red:
Design pwmblink, start of the top module:
module pwmblink(
    input  logic clk,
    input  logic rst,
    output logic RGB_R,
    output logic RGB_B,
    output logic RGB_G
);
    parameter CLKMAX = 12000000;  
    logic [31:0] counter;
    logic [8:0] x;  
    logic [7:0] sharktooth;  
    logic [7:0] red;
    logic [7:0] green;
    logic [7:0] blue;
    always_ff @(posedge clk) begin
        if (rst) begin
            counter <= 0;
            x <= 0;
            sharktooth <= 0;
        end else begin
        if (counter >= CLKMAX/360) begin
            counter <= 0;
            if (x >= 359) begin
                x <= 0;
            end
            else begin
                x <= x + 1;
            end
            end
        else begin
            counter <= counter + 1;
        end
        sharktooth <= sharktooth + 1;
        end
    end
    always_comb begin
        if(x < 60) begin
            green = 255*x/60;
            blue = 0;
            red  = 255;
        end else if (x < 120) begin
            green = 255;
            blue = 0;
            red  = 255 - 255*(x-60)/60;
        end else if (x < 180) begin
            green = 255;
            blue = 255*(x-120)/60;
            red  = 0;
        end else if (x < 240) begin
            green = 255 - 255*(x-180)/60;
            blue = 255;
            red  = 0;
        end else if (x < 300) begin
            green = 0;
            blue = 255;
            red  = 255*(x-240)/60;
        end else begin
            green = 0;
            blue = 255 - 255*(x-300)/60;
            red  = 255;
        end
    end
    assign {RGB_R, RGB_G, RGB_B} = {sharktooth < red, sharktooth < green, sharktooth < blue};
endmodule
make LEC_CHECK=0 CAP_MARGIN=20 CELL_PAD_IN_SITES_DETAIL_PLACEMENT=0 CORE_ASPECT_RATIO=0.85 CORE_MARGIN=2 CORE_UTILIZATION=65 GPL_TIMING_DRIVEN=1 MIN_ROUTING_LAYER=met1 SETUP_SLACK_MARGIN=5.0 SLEW_MARGIN=20 finish   # period 22.9 ns
run.sh (not shown) runs the stock make flow with config.mk's settings and CLKGATE_MAP_FILE=.
> inputs changed (red -> blue)
Settings: MIN_ROUTING_LAYER removed (was met1); SETUP_SLACK_MARGIN removed (was 5.0); CORE_ASPECT_RATIO removed (was 0.85); GPL_TIMING_DRIVEN removed (was 1); CELL_PAD_IN_SITES_DETAIL_PLACEMENT removed (was 0); CORE_UTILIZATION changed from 65 to 66; the clock period (ns, I/O delays scaled along) changed from 22.9 to 28.9.
==> results <==
Note that the power recorded for blue amounts to 0.71 times the value seen in red. blue vs red — global placer's final weighted congestion rose 0.035. Compared with red, in blue count of clock-buffer cells in the layout up 1; routed wire length saw a decrease. Taking red as the reference, in blue count of non-CTS buffers in the layout shows a reduction of 83%; area of the chip saw a decrease; sequential share of layout area moved up. blue vs. red: clock network fraction of design power went up; power share of the sequential group went up; share of the clock period used by the worst path went down. | wire length of the first global-routing pass | blue vs red | better |.

* * *

Setup of lane 2:
Starting RTL as in the previous note.
make LEC_CHECK=0 ABC_AREA=1 CAP_MARGIN=20 CORE_MARGIN=2 CORE_UTILIZATION=72 CTS_CLUSTER_DIAMETER=382 CTS_CLUSTER_SIZE=97 PLACE_DENSITY=0.38 SETUP_SLACK_MARGIN=0.94 SLEW_MARGIN=20 TNS_END_PERCENT=10 finish   # period 13.5 ns
No crash in lane 2: every stage finished, but the layout fails its final checks due to setup timing.
Modified inputs, lane 3 compared to lane 2
Settings: a deleted CTS_CLUSTER_SIZE that had been 97; a change of CORE_UTILIZATION from 72 to 40; a deleted PLACE_DENSITY that had been 0.38; a deleted ABC_AREA that had been 1; a deleted SETUP_SLACK_MARGIN that had been 0.94; a deleted CTS_CLUSTER_DIAMETER that had been 382; a deleted TNS_END_PERCENT that had been 10; a change of the clock period (ns, I/O delays scaled along) from 13.5 to 40.0.
Results
Via count of the first global-routing pass for lane 3: 1,223 down relative to lane 2
What lane 3 reported for met2 layer wire length in the routed design has to be multiplied by 1.10 to get the figure for lane 2.
Lane 3: done, clean on timing, DRC and antenna
[flow] lane 2 | stages: complete | final checks: fail | reason: setup timing
When the final numbers for lane 2 and lane 3 were put side by side, the compound-cell area share of the yosys netlist turned out to be smaller in lane 2.
Relative to lane 2, synthesized cell count has decreased by 335 in lane 3.
Measured against lane 2, the final cell count of lane 3 comes out at 0.916 times the reference value.
On sequential share of layout area, the lower figure sits with lane 2, not lane 3.

* * *

Starting RTL as in the previous note.
make LEC_CHECK=0 ABC_AREA=1 CAP_MARGIN=20 CORE_MARGIN=2 CORE_UTILIZATION=72 CTS_CLUSTER_DIAMETER=382 CTS_CLUSTER_SIZE=97 PLACE_DENSITY=0.38 SETUP_SLACK_MARGIN=3.29 SLEW_MARGIN=20 TNS_END_PERCENT=10 finish   # period 13.5 ns
The baseline finished but fails on setup timing.
Then changed:
==> flow/config.mk (replaced) <==
export PLATFORM = sky130hd
export DESIGN_NAME = pwmblink
export DESIGN_NICKNAME = pwmblink
export VERILOG_FILES = /design/flow/design.v
export SDC_FILE = /design/flow/constraint.sdc
export NUM_CORES = 4
export LEC_CHECK = 0
export ABC_AREA = 1
export CAP_MARGIN = 20
export CORE_MARGIN = 2
export CORE_UTILIZATION = 64
export SLEW_MARGIN = 20
==> flow/constraint.sdc (replaced) <==
create_clock -name core_clock -period 34.8 [get_ports {clk}]
set_input_delay 6.9600 -clock core_clock [delete_from_list [all_inputs] [get_ports {clk}]]
set_output_delay 6.9600 -clock core_clock [all_outputs]
set_load 0.01 [all_outputs]
After rerunning:
- The changed run completed with no timing, DRC or antenna violations
- sequential cell count stays the same
- clock skew is about the same
- total power shrinks by 67%
- die size is higher by 12%
Then changed:
--- a/flow/config.mk
+++ b/flow/config.mk
@@ -7,6 +7,9 @@
 export LEC_CHECK = 0
 export ABC_AREA = 1
-export CAP_MARGIN = 20
+export CAP_MARGIN = 40
 export CORE_MARGIN = 2
-export CORE_UTILIZATION = 64
+export CORE_UTILIZATION = 72
+export CTS_CLUSTER_SIZE = 10
+export HOLD_SLACK_MARGIN = 0.3
+export PLACE_DENSITY = 0.42
 export SLEW_MARGIN = 20
Effect:
- The new run produced a clean layout
- sequential share of layout area stays flat
- combinational power rises slightly
- design area hardly moves
- power increases slightly
- sequential power barely changes
- setup slack improved by 0.030 ns
- area after synthesis does not change
- global-route usage went up by 5.5 points
- hold slack got worse by 0.0074 ns
- utilization grows by 8.9 points
Then changed:
==> flow/config.mk (replaced) <==
export PLATFORM = sky130hd
export DESIGN_NAME = pwmblink
export DESIGN_NICKNAME = pwmblink
export VERILOG_FILES = /design/flow/design.v
export SDC_FILE = /design/flow/constraint.sdc
export NUM_CORES = 4
export LEC_CHECK = 0
export CAP_MARGIN = 20
export CORE_MARGIN = 2
export CORE_UTILIZATION = 40
export SLEW_MARGIN = 20
==> flow/constraint.sdc (replaced) <==
create_clock -name core_clock -period 30.2 [get_ports {clk}]
set_input_delay 6.0400 -clock core_clock [delete_from_list [all_inputs] [get_ports {clk}]]
set_output_delay 6.0400 -clock core_clock [all_outputs]
set_load 0.01 [all_outputs]
Effect: The new run went through all stages and came out clean. Setup slack loses 5.8 ns. Wire length is higher slightly. First-iteration DRC count fell by a quarter to a third. Power is higher by about a fifth. Critical path depth goes down by 33. Via count shrinks by a few percent. Cell area goes up by a few percent. Combinational power came out higher by about a fifth.

* * *

the previous run:
pwmblink again, from the RTL that the note above started with.
export LEC_CHECK = 0
export ABC_AREA = 1
export CAP_MARGIN = 20
export CELL_PAD_IN_SITES_DETAIL_PLACEMENT = 0
export CORE_ASPECT_RATIO = 0.5
export CORE_MARGIN = 7
export CORE_UTILIZATION = 36
export CTS_CLUSTER_DIAMETER = 229
export CTS_CLUSTER_SIZE = 54
export GPL_TIMING_DRIVEN = 0
export MIN_ROUTING_LAYER = met1
export PLACE_DENSITY_LB_ADDON = 0.0
export SETUP_SLACK_MARGIN = 5.0
export SLEW_MARGIN = 40
export TNS_END_PERCENT = 5
create_clock -name core_clock -period 34.5 [get_ports {clk}]
Every stage of the flow completed for the previous run, and the final layout passed the timing, design-rule and antenna checks.
diff inputs: the previous run => the current run
- removing TNS_END_PERCENT (formerly 5)
- removing ABC_AREA (formerly 1)
- changing SLEW_MARGIN from 40 to 20
- changing CORE_MARGIN from 7 to 2
- removing PLACE_DENSITY_LB_ADDON (formerly 0.0)
- removing CTS_CLUSTER_DIAMETER (formerly 229)
- removing CTS_CLUSTER_SIZE (formerly 54)
- removing GPL_TIMING_DRIVEN (formerly 0)
- removing CORE_ASPECT_RATIO (formerly 0.5)
- removing MIN_ROUTING_LAYER (formerly met1)
- removing CELL_PAD_IN_SITES_DETAIL_PLACEMENT (formerly 0)
- removing SETUP_SLACK_MARGIN (formerly 5.0)
- changing CORE_UTILIZATION from 36 to 68
- changing the clock period (ns, I/O delays scaled along) from 34.5 to 16.2
Die size: the current run is under the previous run. Side by side, post-synthesis to final-layout area growth turned out higher in the current run than in the previous run. The current run gives more power per standard cell area than the previous run did. The current run — placed cell area about 2.8% higher, the previous run as reference. In the current run relative to the previous run, instance count of the mapped netlist had gone down by more than 10%. The final reports for the current run and the previous run show hold slack higher in the former. There was hardly any difference in clock latency on the worst-skew pair between the previous run and the current run. Compare the current run and the previous run | overall routed net length lower: the previous run. Looking only at die span in x, and setting everything else aside, the higher value of the current run and the previous run goes to the previous run.

* * *

pwmblink again, from the RTL that the note above started with.
Settings: LEC_CHECK=0, ABC_AREA=0, CAP_MARGIN=20, CELL_PAD_IN_SITES_DETAIL_PLACEMENT=2, CORE_ASPECT_RATIO=0.85, CORE_MARGIN=2, CORE_UTILIZATION=28, GPL_TIMING_DRIVEN=0, MAX_ROUTING_LAYER=met4, MIN_ROUTING_LAYER=met1, SETUP_SLACK_MARGIN=5.0, SLEW_MARGIN=20; clock period 21.0 ns.
==> next run, changes <==
==> flow/config.mk (replaced) <==
export PLATFORM = sky130hd
export DESIGN_NAME = pwmblink
export DESIGN_NICKNAME = pwmblink
export VERILOG_FILES = /design/flow/design.v
export SDC_FILE = /design/flow/constraint.sdc
export NUM_CORES = 4
export LEC_CHECK = 0
export CAP_MARGIN = 20
export CORE_MARGIN = 2
export CORE_UTILIZATION = 58
export SETUP_SLACK_MARGIN = 4.54
export SLEW_MARGIN = 20
==> flow/constraint.sdc (replaced) <==
create_clock -name core_clock -period 31.8 [get_ports {clk}]
set_input_delay 6.3600 -clock core_clock [delete_from_list [all_inputs] [get_ports {clk}]]
set_output_delay 6.3600 -clock core_clock [all_outputs]
set_load 0.01 [all_outputs]
Register-to-register slack improved by 12 ns.
Routed wire length came out lower by 60%.
Cell count shrinks by 22%.
Synthesized cell count does not change.
Final area is lower by 20%.
==> next run, changes <==
--- a/flow/config.mk
+++ b/flow/config.mk
@@ -10 +10,5 @@
-export CORE_UTILIZATION = 58
+export CORE_UTILIZATION = 70
+export CTS_CLUSTER_DIAMETER = 324
+export CTS_CLUSTER_SIZE = 32
+export HOLD_SLACK_MARGIN = 0.29
+export MAX_ROUTING_LAYER = met4
The changed run passed the timing, design-rule and antenna checks; final area falls by 0.79%; core utilization climbs by 12 points; routed wire length decreases by 0.83%; combinational power falls by about 1%; synthesized area stays the same; worst setup slack improved by 0.29 ns; total power goes down by 0.97%; first-iteration DRC count increases by 40%; non-clock buffer count goes down by 6; global-route usage rose by 6.7 points; clock power rose by about 1%.
==> next run, changes <==
--- a/flow/config.mk
+++ b/flow/config.mk
@@ -10,6 +10 @@
-export CORE_UTILIZATION = 70
-export CTS_CLUSTER_DIAMETER = 324
-export CTS_CLUSTER_SIZE = 32
-export HOLD_SLACK_MARGIN = 0.29
-export MAX_ROUTING_LAYER = met4
-export SETUP_SLACK_MARGIN = 4.54
+export CORE_UTILIZATION = 40
==> flow/constraint.sdc (replaced) <==
create_clock -name core_clock -period 24.2 [get_ports {clk}]
set_input_delay 4.8400 -clock core_clock [delete_from_list [all_inputs] [get_ports {clk}]]
set_output_delay 4.8400 -clock core_clock [all_outputs]
set_load 0.01 [all_outputs]
Power came out higher by 31%.
Worst hold slack loses 0.014 ns.
Worst setup slack loses 5.9 ns.

* * *

The RTL this note starts from:
==> flow/design.v <==
module pwmblink(
    input  logic clk,
    input  logic rst,
    output logic RGB_R,
    output logic RGB_B,
    output logic RGB_G
);
    parameter CLKMAX = 12000000;  
    logic [31:0] counter;
    logic [8:0] x;  
    logic [7:0] sharktooth;  
    logic [7:0] red;
    logic [7:0] green;
    logic [7:0] blue;
    always_ff @(posedge clk) begin
        if (rst) begin
            counter <= 0;
            x <= 0;
            sharktooth <= 0;
        end else begin
        if (counter >= CLKMAX/360) begin
            counter <= 0;
            if (x >= 359) begin
                x <= 0;
            end
            else begin
                x <= x + 1;
            end
            end
        else begin
            counter <= counter + 1;
        end
        sharktooth <= sharktooth + 1;
        end
    end
    always_comb begin
        if(x < 60) begin
            green = 255*x/60;
            blue = 0;
            red  = 255;
        end else if (x < 120) begin
            green = 255;
            blue = 0;
            red  = 255 - 255*(x-60)/60;
        end else if (x < 180) begin
            green = 255;
            blue = 255*(x-120)/60;
            red  = 0;
        end else if (x < 240) begin
            green = 255 - 255*(x-180)/60;
            blue = 255;
            red  = 0;
        end else if (x < 300) begin
            green = 0;
            blue = 255;
            red  = 255*(x-240)/60;
        end else begin
            green = 0;
            blue = 255 - 255*(x-300)/60;
            red  = 255;
        end
    end
    assign {RGB_R, RGB_G, RGB_B} = {sharktooth < red, sharktooth < green, sharktooth < blue};
endmodule
clock: 34.5 ns
lec_check: 0
abc_area: 1
cap_margin: 20
cell_pad_in_sites_detail_placement: 0
core_aspect_ratio: 0.5
core_margin: 7
core_utilization: 66
cts_cluster_diameter: 229
cts_cluster_size: 54
gpl_timing_driven: 0
min_routing_layer: met1
place_density: 0.35
setup_slack_margin: -0.32
slew_margin: 40
tns_end_percent: 5
Edit:
- CORE_MARGIN: 7 -> 2
- CORE_UTILIZATION: 66 -> 36
- PLACE_DENSITY: 0.35 -> unset
=> Non-clock buffer count is unchanged. Utilization decreases by 32 points. Sequential share of layout area came out lower by 0.11 points. Total power is about the same. Worst hold slack is worse by 0.0051 ns. Clock power is lower by about 2%.
Edit:
- ABC_AREA: 1 -> unset
- CORE_UTILIZATION: 36 -> 25
- CTS_CLUSTER_DIAMETER: 229 -> unset
- CTS_CLUSTER_SIZE: 54 -> unset
What happened: Wire length rises by 8.0%. Worst hold slack gets better by 0.025 ns. Cell count drops by 1.5%.
Edit:
- CORE_ASPECT_RATIO: 0.5 -> 0.85
- CORE_UTILIZATION: 25 -> 69
- GPL_TIMING_DRIVEN: 0 -> 1
- SETUP_SLACK_MARGIN: -0.32 -> 4.48
- SLEW_MARGIN: 40 -> 20
- TNS_END_PERCENT: 5 -> unset
- clock period: 34.5 -> 17.6 ns (I/O delays scaled with it)
Effect: Area after synthesis is unchanged. Worst setup slack gets worse by 9.1 ns. Clock power climbs by about 100%. Hold slack gets worse by 0.022 ns. Final area climbs by 9.1%. Cell count drops by about 16%. Wire length climbs by about 17%.

* * *

Starts from the design.v that is shown in full above.
make LEC_CHECK=0 ABC_AREA=1 CAP_MARGIN=20 CORE_MARGIN=2 CORE_UTILIZATION=68 CTS_CLUSTER_SIZE=97 PLACE_DENSITY=0.38 SLEW_MARGIN=20 finish   # period 13.5 ns
The first run reached the layout checks and failed them: negative setup slack.
Then changed:
Settings changed: ABC_AREA 1 to not set, CORE_UTILIZATION 68 to 72, CTS_CLUSTER_SIZE 97 to not set, PLACE_DENSITY 0.38 to not set.
Clock period 13.5 ns to 13.8 ns, I/O delays scaled along.
Effect:
- With this change the flow did not get past clock tree synthesis
- die area drops by 5.3%
- synthesized cell count falls by 13%
- synthesized area hardly moves

* * *

Starts from the design.v that is shown in full above.
Settings: LEC_CHECK=0, CAP_MARGIN=20, CELL_PAD_IN_SITES_DETAIL_PLACEMENT=0, CORE_ASPECT_RATIO=0.85, CORE_MARGIN=2, CORE_UTILIZATION=72, CTS_CLUSTER_DIAMETER=364, CTS_CLUSTER_SIZE=32, GPL_TIMING_DRIVEN=1, MIN_ROUTING_LAYER=met1, SETUP_SLACK_MARGIN=-0.12, SLEW_MARGIN=20; clock period 15.3 ns.
The baseline never finished: it broke off in global routing.
Rerun with:
--- a/flow/config.mk
+++ b/flow/config.mk
@@ -10,9 +10,9 @@
 export CORE_ASPECT_RATIO = 0.85
 export CORE_MARGIN = 2
-export CORE_UTILIZATION = 72
-export CTS_CLUSTER_DIAMETER = 364
-export CTS_CLUSTER_SIZE = 32
+export CORE_UTILIZATION = 67
+export CTS_CLUSTER_DIAMETER = 341
+export CTS_CLUSTER_SIZE = 33
 export GPL_TIMING_DRIVEN = 1
 export MIN_ROUTING_LAYER = met1
-export SETUP_SLACK_MARGIN = -0.12
+export SETUP_SLACK_MARGIN = 3.8
 export SLEW_MARGIN = 20
=> The changed run ran to the end with violations: negative setup slack. Die area rose by 7.3%. Synthesized area is unchanged. Synthesized cell count stays the same.
Rerun with:
==> flow/config.mk (replaced) <==
export PLATFORM = sky130hd
export DESIGN_NAME = pwmblink
export DESIGN_NICKNAME = pwmblink
export VERILOG_FILES = /design/flow/design.v
export SDC_FILE = /design/flow/constraint.sdc
export NUM_CORES = 4
export LEC_CHECK = 0
export CAP_MARGIN = 5
export CORE_MARGIN = 2
export CORE_UTILIZATION = 68
export CTS_CLUSTER_DIAMETER = 341
export SLEW_MARGIN = 20
==> flow/constraint.sdc (replaced) <==
create_clock -name core_clock -period 13.8 [get_ports {clk}]
set_input_delay 2.7600 -clock core_clock [delete_from_list [all_inputs] [get_ports {clk}]]
set_output_delay 2.7600 -clock core_clock [all_outputs]
set_load 0.01 [all_outputs]
The new run never finished: it broke off in global routing (GRT-0232).
Die size falls by 1.5%.
Synthesized cell count does not change.
Synthesized area stays the same.
Rerun with:
--- a/flow/config.mk
+++ b/flow/config.mk
@@ -9,4 +9,6 @@
 export CORE_MARGIN = 2
 export CORE_UTILIZATION = 68
-export CTS_CLUSTER_DIAMETER = 341
+export CTS_CLUSTER_DIAMETER = 351
+export CTS_CLUSTER_SIZE = 40
+export SETUP_SLACK_MARGIN = -0.28
 export SLEW_MARGIN = 20
==> flow/constraint.sdc (replaced) <==
create_clock -name core_clock -period 15.1 [get_ports {clk}]
set_input_delay 3.0200 -clock core_clock [delete_from_list [all_inputs] [get_ports {clk}]]
set_output_delay 3.0200 -clock core_clock [all_outputs]
set_load 0.01 [all_outputs]
After rerunning:
- The new run failed in global routing on GRT-0232
- die area is unchanged
- area after synthesis is unchanged
- synthesized cell count does not change
Power and IR drop assume default switching activity.
